== before ==
==> flow/design.v <==
`timescale 1ns / 1ps
module mem32 (
    input Clk,                
    input rst,              
    input wr,         
    input rd,            
    input [3:0] in_add,      
    input [31:0] Data_in_32,  
    output reg [31:0] Data_out_32,  
    output reg valid
);
    reg [7:0] A [0:15];  
    always @(posedge Clk or posedge rst) begin
        if (rst) begin
            Data_out_32 <= 32'b0;
            valid <= 0;
        end else begin
            case ({wr, rd}) 
                2'b10: begin
                    if (in_add <= 12) begin  
                        A[in_add]     <= Data_in_32[7:0];    
                        A[in_add + 1] <= Data_in_32[15:8];   
                        A[in_add + 2] <= Data_in_32[23:16];  
                        A[in_add + 3] <= Data_in_32[31:24];  
                        valid <= 0;
                    end
                end
                2'b01: begin
                    if (in_add <= 12) begin  
                        Data_out_32[7:0]    <= A[in_add];      
                        Data_out_32[15:8]   <= A[in_add + 1];  
                        Data_out_32[23:16]  <= A[in_add + 2];  
                        Data_out_32[31:24]  <= A[in_add + 3]; 
                        valid <= 1; 
                    end else begin
                        Data_out_32 <= 32'b0; 
                        valid <= 0; 
                    end
                end
                default: begin
                    Data_out_32 <= 32'b0;  
                    valid <= 0;
                end
            endcase
        end
    end
endmodule
make LEC_CHECK=0 CAP_MARGIN=20 CORE_ASPECT_RATIO=1.68 CORE_MARGIN=9 CORE_UTILIZATION=55 CTS_CLUSTER_DIAMETER=330 CTS_CLUSTER_SIZE=98 PLACE_DENSITY=0.36 SETUP_SLACK_MARGIN=0.99 SLEW_MARGIN=20 TNS_END_PERCENT=5 finish   # period 5.0 ns
run.sh (not shown) runs the stock make flow with config.mk's settings and CLKGATE_MAP_FILE=.
before finished every step from synthesis to the final layout, and the layout passed the timing, DRC and antenna checks.
Edits applied to the flow inputs when going from before to after:
- CORE_ASPECT_RATIO: 1.68 -> unset
- PLACE_DENSITY: 0.36 -> unset
- CTS_CLUSTER_SIZE: 98 -> unset
- SETUP_SLACK_MARGIN: 0.99 -> unset
- CORE_UTILIZATION: 55 -> 21
- CTS_CLUSTER_DIAMETER: 330 -> unset
- CORE_MARGIN: 9 -> 2
- TNS_END_PERCENT: 5 -> unset
- the clock period (ns, I/O delays scaled along): 5.0 -> 4.06
### Flow results
after: done, clean on timing, DRC and antenna
before → after: met3 usage in global routing went down; cell count now sits higher; clock insertion delay at the later pin of the skew report saw an increase; post-route worst setup slack went down 0.33 ns.
Slack of the worst reg-to-reg path ended up 1.04 ns lower on after than on before.
Re design area: after and before aren't equal, and the higher value belongs to after.
Between before and after, the combinational gate area does not differ in any meaningful way.
Non-clock buffer count was lower in before than in after.
Worst hold slack: lower on after
Internal power consumption (after vs. before) increases by more than 10%
Taking after as 1.0, before lands at 0.874 on routed wire length.
Of the two values seen for slowest cell on the critical path, sky130_fd_sc_hd__a2111oi_0 was produced by after and sky130_fd_sc_hd__xor2_4 by before.

========
Starts from the design.v that is shown in full above.
export LEC_CHECK = 0
export CAP_MARGIN = 20
export CORE_MARGIN = 2
export CORE_UTILIZATION = 72
export CTS_CLUSTER_DIAMETER = 353
export CTS_CLUSTER_SIZE = 60
export PLACE_DENSITY = 0.35
export SETUP_SLACK_MARGIN = 0.57
export SLEW_MARGIN = 20
export TNS_END_PERCENT = 5
create_clock -name core_clock -period 1.92 [get_ports {Clk}]
The first run did not get past clock tree synthesis with DPL-0038.
Change:
CORE_UTILIZATION = 40   (was 72)
CTS_CLUSTER_DIAMETER = default   (was 353)
CTS_CLUSTER_SIZE = default   (was 60)
PLACE_DENSITY = default   (was 0.35)
SETUP_SLACK_MARGIN = default   (was 0.57)
TNS_END_PERCENT = default   (was 5)
clock period = 5.0 ns   (was 1.92 ns; I/O delays follow)
Now the flow finished with timing, DRC and antenna clean.
Area after synthesis is unchanged.
Die size rose by 77%.
Synthesized cell count is unchanged.
Change:
ABC_AREA = 0   (was default)
CELL_PAD_IN_SITES_DETAIL_PLACEMENT = 1   (was default)
CELL_PAD_IN_SITES_GLOBAL_PLACEMENT = 1   (was default)
CORE_ASPECT_RATIO = 0.76   (was default)
CORE_MARGIN = 6   (was 2)
CTS_CLUSTER_DIAMETER = 197   (was default)
MAX_ROUTING_LAYER = met4   (was default)
PLACE_DENSITY_LB_ADDON = 0.29   (was default)
SLEW_MARGIN = 5   (was 20)
TNS_END_PERCENT = 45   (was default)
What happened: Synthesized cell count stays the same; core utilization is about the same; routed wire length goes down by 4.0%; critical path depth does not change; cell area goes down by 0.60%.
Power is estimated from default activity; no workload was simulated.
